== job 3218 ==
## Bicubic
module Bicubic (
    input CLK,
    input RST,
    input enable,
    input [7:0] input_data,
    output logic [13:0] iaddr,
    output logic ird,
    output logic we,
    output logic [13:0] waddr,
    output logic [7:0] output_data,
    input [6:0] V0,
    input [6:0] H0,
    input [4:0] SW,
    input [4:0] SH,
    input [5:0] TW,
    input [5:0] TH,
    output logic DONE
);
parameter  IDLE=5'd0,PRE_PROCESS=5'd1,DELTA_X=5'd2,DELTA_Y=5'd3,IN16=5'd4,
           JUDGE=5'd5,Y0_ST=5'd6,Y1_ST=5'd7,Y2_ST=5'd8,Y3_ST=5'd9,X_ST=5'd10,
           Y_ST=5'd11,WRITE=5'd12,IN4=5'd13,DONE_ST=5'd14;
reg [4:0] state,next_state,cnt;
reg [6:0] q_x, q_y;
reg [7:0] win [0:15],inter [0:3],out_reg,cal_p_n1,cal_p_0,cal_p_1,
          cal_p_2,cal_result;
reg [17:0] cal_x_fp;
reg [18:0] p_x_delta, p_y_delta;
reg [24:0] p_x, p_y;        
wire x_match, y_match;
wire [24:0] x_add_delta, y_add_delta;
wire x_match_write, y_match_write;
wire x_jump_IN4;
wire [5:0] div_a=(state==DELTA_X)?SW-'d1:SH-'d1;        
wire [23:0] div_a_temp=div_a << 18;         
wire [5:0] div_b=(state==DELTA_X)?TW-'d1:TH-'d1;
wire [23:0] div_result=div_a_temp / div_b; 
assign DONE=state==DONE_ST;
assign ird='b1;
always @(posedge CLK or posedge RST) begin
    if (RST) begin
        state<=IDLE;
        cnt<=5'd0;  
    end
    else begin
        state<=next_state;
        cnt<=(state!=next_state)?5'd0:cnt+5'd1;
    end
end
always @(*) begin
    case (state)
        IDLE:next_state=(enable)?PRE_PROCESS:IDLE;
        PRE_PROCESS:next_state=DELTA_X;
        DELTA_X:next_state=(cnt==5'd5)?DELTA_Y:DELTA_X;
        DELTA_Y:next_state=(cnt==5'd5)?IN16:DELTA_Y;
        IN16:next_state=(cnt==5'd16)?JUDGE:IN16 ;         
        JUDGE:next_state=(x_match && y_match)?WRITE:(y_match)?Y_ST:(x_match)?X_ST:Y0_ST;
        Y0_ST:next_state=Y1_ST;       
        Y1_ST:next_state=Y2_ST;       
        Y2_ST:next_state=Y3_ST;       
        Y3_ST:next_state=X_ST;        
        X_ST:next_state=WRITE;        
        Y_ST:next_state=WRITE;        
        WRITE:next_state=(q_y==TH-1'd1 && q_x==TW-1'd1)?DONE_ST:(q_x==TW-1'd1)?IN16:(x_jump_IN4)?IN4:JUDGE;
        IN4:next_state=(cnt==5'd4)?JUDGE:IN4;         
        DONE_ST:next_state=IDLE;
        default:next_state=IDLE;
    endcase
end 
always @(*) begin
  ...
Size: roughly 9500 cells after synthesis, about 280 flip-flops, roughly 86 I/O pins, about 79000 um2 of cells after synthesis.
export LEC_CHECK = 0
export CAP_MARGIN = 0
export CORE_ASPECT_RATIO = 0.58
export CORE_MARGIN = 2
export CORE_UTILIZATION = 72
export CTS_CLUSTER_SIZE = 29
export GPL_TIMING_DRIVEN = 1
export PLACE_DENSITY_LB_ADDON = 0.01
export SETUP_SLACK_MARGIN = 5.0
export SLEW_MARGIN = 20
create_clock -name core_clock -period 56.4 [get_ports {CLK}]
run.sh (not shown) runs the stock make flow with config.mk's settings and CLKGATE_MAP_FILE=.
Having completed the whole flow, job 3218 delivered a layout that passed the timing, DRC and antenna checks.
## Diff of input files: job 4352 against job 3218
Settings: a change of CORE_UTILIZATION from 72 to 40; an added HOLD_SLACK_MARGIN of 0.16; a deleted CORE_ASPECT_RATIO that had been 0.58; a change of CAP_MARGIN from 0 to 20; an added MIN_ROUTING_LAYER of met2; an added CELL_PAD_IN_SITES_DETAIL_PLACEMENT of 1; a deleted PLACE_DENSITY_LB_ADDON that had been 0.01; a change of CTS_CLUSTER_SIZE from 29 to 40; an added GPL_ROUTABILITY_DRIVEN of 1; a change of CORE_MARGIN from 2 to 5; a change of the clock period (ns, I/O delays scaled along) from 56.4 to 60.0.
Results
Of the two values seen for most used routing layer, met2 was produced by job 4352 and met1 by job 3218. Looking at number of logic stages on the critical path including buffering across job 3218 and job 4352, the one that comes out higher is job 3218. Delta (job 4352 minus job 3218): setup slack increased 4.03 ns; number of buffers and inverters on the critical path went down; number of non-filler instances in the completed layout rose by 1399.
What job 491 does differently from job 4352 at the input level:
Settings: CTS_CLUSTER_SIZE: 40 -> 56; HOLD_SLACK_MARGIN: 0.16 -> unset; CORE_UTILIZATION: 40 -> 65; CORE_ASPECT_RATIO: unset -> 1.59; CAP_MARGIN: 20 -> 0; CORE_MARGIN: 5 -> 2; TNS_END_PERCENT: unset -> 5; GPL_ROUTABILITY_DRIVEN: 1 -> unset; CELL_PAD_IN_SITES_DETAIL_PLACEMENT: 1 -> unset; MIN_ROUTING_LAYER: met2 -> unset; the clock period (ns, I/O delays scaled along): 60.0 -> 49.9.
[summary]
Looking across job 4352 and job 491, the single run that reached the end with no open violations was job 4352. Although it ran to completion, job 491 produced a layout that fails the final checks because of setup timing. Job 491 vs. job 4352: global-route track usage on met1 saw an increase, logic depth of the worst path, buffers included went up by 3.4%, routed wirelength normalized by instance count fell 10%. Any difference in sequential share of cell area between job 4352 and job 491 is small enough to ignore. Run comparison: job 491 launch point of the critical path TH[0]; job 4352 launch point of the critical path TH[1]. Biggest fanout along the worst timing path: lower on job 4352. Job 491 vs job 4352: setup violation total in the final timing report up in job 491. Summary — antenna cell count, job 491 relative to job 4352: lower, by 34.
Inputs modified between job 491 and job 5843:
Settings: clearing CTS_CLUSTER_SIZE, which used to be 56; clearing SETUP_SLACK_MARGIN, which used to be 5.0; clearing CORE_ASPECT_RATIO, which used to be 1.59; swapping 0 for 20 in CAP_MARGIN; clearing TNS_END_PERCENT, which used to be 5; swapping 65 for 40 in CORE_UTILIZATION; clearing GPL_TIMING_DRIVEN, which used to be 1; swapping 49.9 for 44.6 in the clock period (ns, I/O delays scaled along).
--- outcome ---
Not one of job 5843 and job 491 finished clean. [job 491] flow finished | final checks: failed | reasons: setup timing. On clock edge transition at the registers on the reported setup and hold paths, job 5843 and job 491 are basically level. From job 491 to job 5843, yosys-reported design area after synthesis did not move at all. When job 5843 is measured against job 491, its hold slack turns out 0.015 ns higher. When job 5843 is set beside job 491, its fraction of met1 tracks used by global routing turns out to be 13 points smaller. Row wire length of the first global-routing pass: job 5843 lower / job 491 higher. The run showing the smaller setup slack is job 5843. Number of vias per cell came out lower on job 5843 than on job 491.

---

== job 7315 ==
Starting RTL as in the previous note.
Settings: LEC_CHECK=0, ABC_AREA=1, CAP_MARGIN=20, CELL_PAD_IN_SITES_DETAIL_PLACEMENT=1, CORE_MARGIN=5, CORE_UTILIZATION=40, CTS_CLUSTER_SIZE=40, GPL_ROUTABILITY_DRIVEN=1, GPL_TIMING_DRIVEN=1, HOLD_SLACK_MARGIN=0.16, MIN_ROUTING_LAYER=met2, SETUP_SLACK_MARGIN=-2.0, SLEW_MARGIN=30; clock period 98.2 ns.
Here is what was changed in the inputs of job 4774 compared with job 7315.
Settings: swapping -2.0 for 5.0 in SETUP_SLACK_MARGIN; swapping 30 for 20 in SLEW_MARGIN; putting CORE_ASPECT_RATIO at 1.59 where nothing was set; clearing GPL_ROUTABILITY_DRIVEN, which used to be 1; swapping 40 for 72 in CORE_UTILIZATION; clearing MIN_ROUTING_LAYER, which used to be met2; clearing HOLD_SLACK_MARGIN, which used to be 0.16; swapping 20 for 0 in CAP_MARGIN; swapping 40 for 56 in CTS_CLUSTER_SIZE; swapping 5 for 2 in CORE_MARGIN; putting PLACE_DENSITY at 0.67 where nothing was set; clearing ABC_AREA, which used to be 1; putting MAX_ROUTING_LAYER at met4 where nothing was set; clearing CELL_PAD_IN_SITES_DETAIL_PLACEMENT, which used to be 1; swapping 98.2 for 49.9 in the clock period (ns, I/O delays scaled along).
[summary]
Status(job 4774) = ERROR, stage = global routing
Re combined area of all synthesized cells: job 4774 is 0.97% down on job 7315.
Job 7315 → job 4774: multiplexer area fraction after synthesis climbed 2.3 points, share of flip-flops with an asynchronous set or reset after synthesis shows no meaningful change, number of instances in the placed design down 1469.
Job 4774 gives more number of cells upsized or downsized after cts than job 7315 did.
Summed standard-cell area reported by yosys: job 4774 vs job 7315 down 0.97%
Summary of job 4774 over job 7315: die area moved down; synthesized cell count went down by about 11%; average footprint of a synthesized cell up 0.84 um^2.
Of job 7315 and job 4774, the higher die height belongs to job 7315.
Simple-gate portion of the synthesized area down 4.3 points in job 4774 wrt job 7315
Changes in job 7139 relative to job 4774:
Settings: CTS_CLUSTER_SIZE: 56 -> unset; SETUP_SLACK_MARGIN: 5.0 -> unset; PLACE_DENSITY: 0.67 -> unset; CAP_MARGIN: 0 -> 20; ABC_AREA: unset -> 1; MAX_ROUTING_LAYER: met4 -> unset; CORE_ASPECT_RATIO: 1.59 -> unset; GPL_TIMING_DRIVEN: 1 -> unset; the clock period (ns, I/O delays scaled along): 49.9 -> 86.9.
## What came out
Stage in which a tool error killed job 4774: global routing.
Job 7139 finished every stage and its layout cleared the timing, DRC and antenna checks.
The floorplan net count of job 7139 exceeds that of job 4774 by 1158.
Job 4774 → job 7139: final estimated routing congestion in global placement -0.084; yosys cell count +1158; clock sink total ~0 delta; share of cell area taken by muxes after synthesis -2.3 points.
Of job 7139 and job 4774, the lower xor-xnor portion of the synthesized cell area belongs to job 7139.
diff inputs: job 7139 => job 222
Settings: an added TNS_END_PERCENT of 65; an added CTS_CLUSTER_SIZE of 72; an added CORE_ASPECT_RATIO of 0.58; a change of CAP_MARGIN from 20 to 0; an added PLACE_DENSITY_LB_ADDON of 0.28; an added SETUP_SLACK_MARGIN of 2.68; an added CTS_CLUSTER_DIAMETER of 323; an added GPL_TIMING_DRIVEN of 1; a change of CORE_UTILIZATION from 72 to 68; a change of the clock period (ns, I/O delays scaled along) from 86.9 to 30.4.
- Job 222 failed in global routing with GRT-0232.
- Width of the chip of job 222 exceeds that of job 7139 by more than a quarter.
- Between job 222 and job 7139, it is job 222 whose cell count after placement is higher, by 961.
- Status: area fraction in compound gates after synthesis parity (job 222, job 7139)
- Between job 7139 and job 222, the flow reports die area increasing by a few percent.
#### Input delta (job 9028 over job 222)
Settings: CORE_ASPECT_RATIO no longer set, was 0.58; GPL_TIMING_DRIVEN no longer set, was 1; CTS_CLUSTER_DIAMETER now 248, was 323; TNS_END_PERCENT no longer set, was 65; SETUP_SLACK_MARGIN no longer set, was 2.68; PLACE_DENSITY_LB_ADDON no longer set, was 0.28; PLACE_DENSITY now 0.66, previously not set; CTS_CLUSTER_SIZE no longer set, was 72; CORE_UTILIZATION now 72, was 68; ABC_AREA no longer set, was 1; CAP_MARGIN now 20, was 0; the clock period (ns, I/O delays scaled along) now 48.6, was 30.4.
==> comparison <==
Job 9028 completed end to end; final checks failed (negative setup slack). Compared with job 222, job 9028 shows a number of buffers created by CTS that is 21 higher. Taking job 9028 as 1.0, job 222 lands at 0.900 on average instance area after synthesis. Job 9028 vs job 222: synthesized chip area reported by yosys down.
Inputs modified between job 9028 and job 1595:
Settings: putting SETUP_SLACK_MARGIN at 3.02 where nothing was set; putting TNS_END_PERCENT at 5 where nothing was set; swapping 72 for 69 in CORE_UTILIZATION; putting PLACE_DENSITY_LB_ADDON at 0.01 where nothing was set; swapping 248 for 221 in CTS_CLUSTER_DIAMETER; putting ABC_AREA at 1 where nothing was set; putting MAX_ROUTING_LAYER at met4 where nothing was set; clearing PLACE_DENSITY, which used to be 0.66; swapping 48.6 for 36.3 in the clock period (ns, I/O delays scaled along).
Notes after the runs:
Job 1595 vs. job 9028: mux share of post-synthesis cell area went down by 2.3 points.
Job 1595 against job 9028: core utilization at floorplan lower, slew of the pin with the lowest slew margin lower.
Re total nets after synthesis: job 1595 and job 9028 aren't equal, and the lower value belongs to job 9028.
Layout checks on job 1595: not met. Flow itself completed; violations: negative setup slack.

---

Bicubic again, from the RTL that the note above started with.
Design Bicubic, start of the top module:
module Bicubic (
    input CLK,
    input RST,
    input enable,
    input [7:0] input_data,
    output logic [13:0] iaddr,
    output logic ird,
    output logic we,
    output logic [13:0] waddr,
    output logic [7:0] output_data,
    input [6:0] V0,
    input [6:0] H0,
    input [4:0] SW,
    input [4:0] SH,
    input [5:0] TW,
    input [5:0] TH,
    output logic DONE
);
clock: 78.2 ns
lec_check: 0
cap_margin: 0
cell_pad_in_sites_detail_placement: 2
core_aspect_ratio: 0.58
core_margin: 2
core_utilization: 55
cts_cluster_diameter: 335
cts_cluster_size: 45
gpl_timing_driven: 0
hold_slack_margin: 0.29
max_routing_layer: met4
place_density: 0.55
setup_slack_margin: 5.0
slew_margin: 20
The starting point died in detailed placement on DPL-0033.
==> next run, changes <==
Settings changed: ABC_AREA set to 1, CAP_MARGIN 0 to 20, CELL_PAD_IN_SITES_DETAIL_PLACEMENT 2 to unset, CORE_ASPECT_RATIO 0.58 to unset, CORE_UTILIZATION 55 to 61, CTS_CLUSTER_DIAMETER 335 to unset, CTS_CLUSTER_SIZE 45 to unset, GPL_TIMING_DRIVEN 0 to unset, HOLD_SLACK_MARGIN 0.29 to unset, MAX_ROUTING_LAYER met4 to unset, PLACE_DENSITY 0.55 to unset, PLACE_DENSITY_LB_ADDON set to 0.01, SETUP_SLACK_MARGIN 5.0 to unset, TNS_END_PERCENT set to 20.
Clock period 78.2 ns to 32.1 ns, I/O delays scaled along.
What happened: This time the run reached the layout checks and failed them: setup timing; synthesized area climbs slightly; die size drops by a little under a tenth; synthesized cell count climbs by roughly a tenth.
==> next run, changes <==
Settings changed: CELL_PAD_IN_SITES_DETAIL_PLACEMENT set to 2, CELL_PAD_IN_SITES_GLOBAL_PLACEMENT set to 1, CORE_ASPECT_RATIO set to 0.56, CORE_UTILIZATION 61 to 31, PLACE_DENSITY_LB_ADDON 0.01 to 0.26, TNS_END_PERCENT 20 to 80.
Clock period 32.1 ns to 81.0 ns, I/O delays scaled along.
Result:
- Now the flow produced a clean layout
- cell area decreases by 9.5%
- non-clock buffer count is lower by 1138
- flip-flop count does not change
- utilization went down by 40 points
- setup slack improves by 22 ns
- die size climbs by 96%
- clock-buffer cell count falls by 1
- synthesized cell count does not change
- sequential share of layout area goes up by 0.77 points
==> next run, changes <==
Settings changed: ABC_AREA 1 to unset, CAP_MARGIN 20 to 0, CELL_PAD_IN_SITES_DETAIL_PLACEMENT 2 to unset, CELL_PAD_IN_SITES_GLOBAL_PLACEMENT 1 to unset, CORE_ASPECT_RATIO 0.56 to 0.58, CORE_UTILIZATION 31 to 68, CTS_CLUSTER_DIAMETER set to 45, CTS_CLUSTER_SIZE set to 29, GPL_TIMING_DRIVEN set to 1, PLACE_DENSITY set to 0.61, PLACE_DENSITY_LB_ADDON 0.26 to unset, SETUP_SLACK_MARGIN set to 4.22, TNS_END_PERCENT 80 to 50.
Clock period 81.0 ns to 30.4 ns, I/O delays scaled along.
Outcome:
- The changed run completed and failed the layout checks on setup timing
- wire length went down by 15%
- final cell count went down by 12%
- worst hold slack is better by 0.0032 ns
- synthesized area decreases by 0.97%
- critical path depth fell by 4
- clock skew is higher by 0.011 ns
- synthesized cell count came out lower by 11%
- setup slack loses 35 ns

---

Bicubic again, from the RTL that the note above started with.
clock: 38.2 ns
lec_check: 0
abc_area: 1
cap_margin: 20
core_margin: 2
core_utilization: 69
place_density_lb_addon: 0.01
slew_margin: 20
The starting point finished with setup timing left.
Rerun with:
- CAP_MARGIN: 20 -> 35
- CORE_ASPECT_RATIO: not set -> 0.64
- CORE_UTILIZATION: 69 -> 72
- CTS_CLUSTER_SIZE: not set -> 56
- GPL_TIMING_DRIVEN: not set -> 1
- MAX_ROUTING_LAYER: not set -> met4
- SETUP_SLACK_MARGIN: not set -> -1.81
- TNS_END_PERCENT: not set -> 5
- clock period: 38.2 -> 37.6 ns (I/O delays scaled with it)
Outcome: This time the run never finished: it broke off in global routing (5_1_grt); synthesized cell count stays the same; area after synthesis stays the same; die area shrinks by 4.1%.
Rerun with:
- CAP_MARGIN: 35 -> 10
- CORE_ASPECT_RATIO: 0.64 -> 1.43
- CTS_CLUSTER_DIAMETER: not set -> 347
- CTS_CLUSTER_SIZE: 56 -> 52
- GPL_TIMING_DRIVEN: 1 -> not set
- PLACE_DENSITY_LB_ADDON: 0.01 -> not set
- SETUP_SLACK_MARGIN: -1.81 -> 3.74
- TNS_END_PERCENT: 5 -> not set
- clock period: 37.6 -> 33.3 ns (I/O delays scaled with it)
What happened:
- The changed run failed in global routing (5_1_grt) on GRT-0232
- die area barely changes
- synthesized cell count stays the same
- area after synthesis does not change
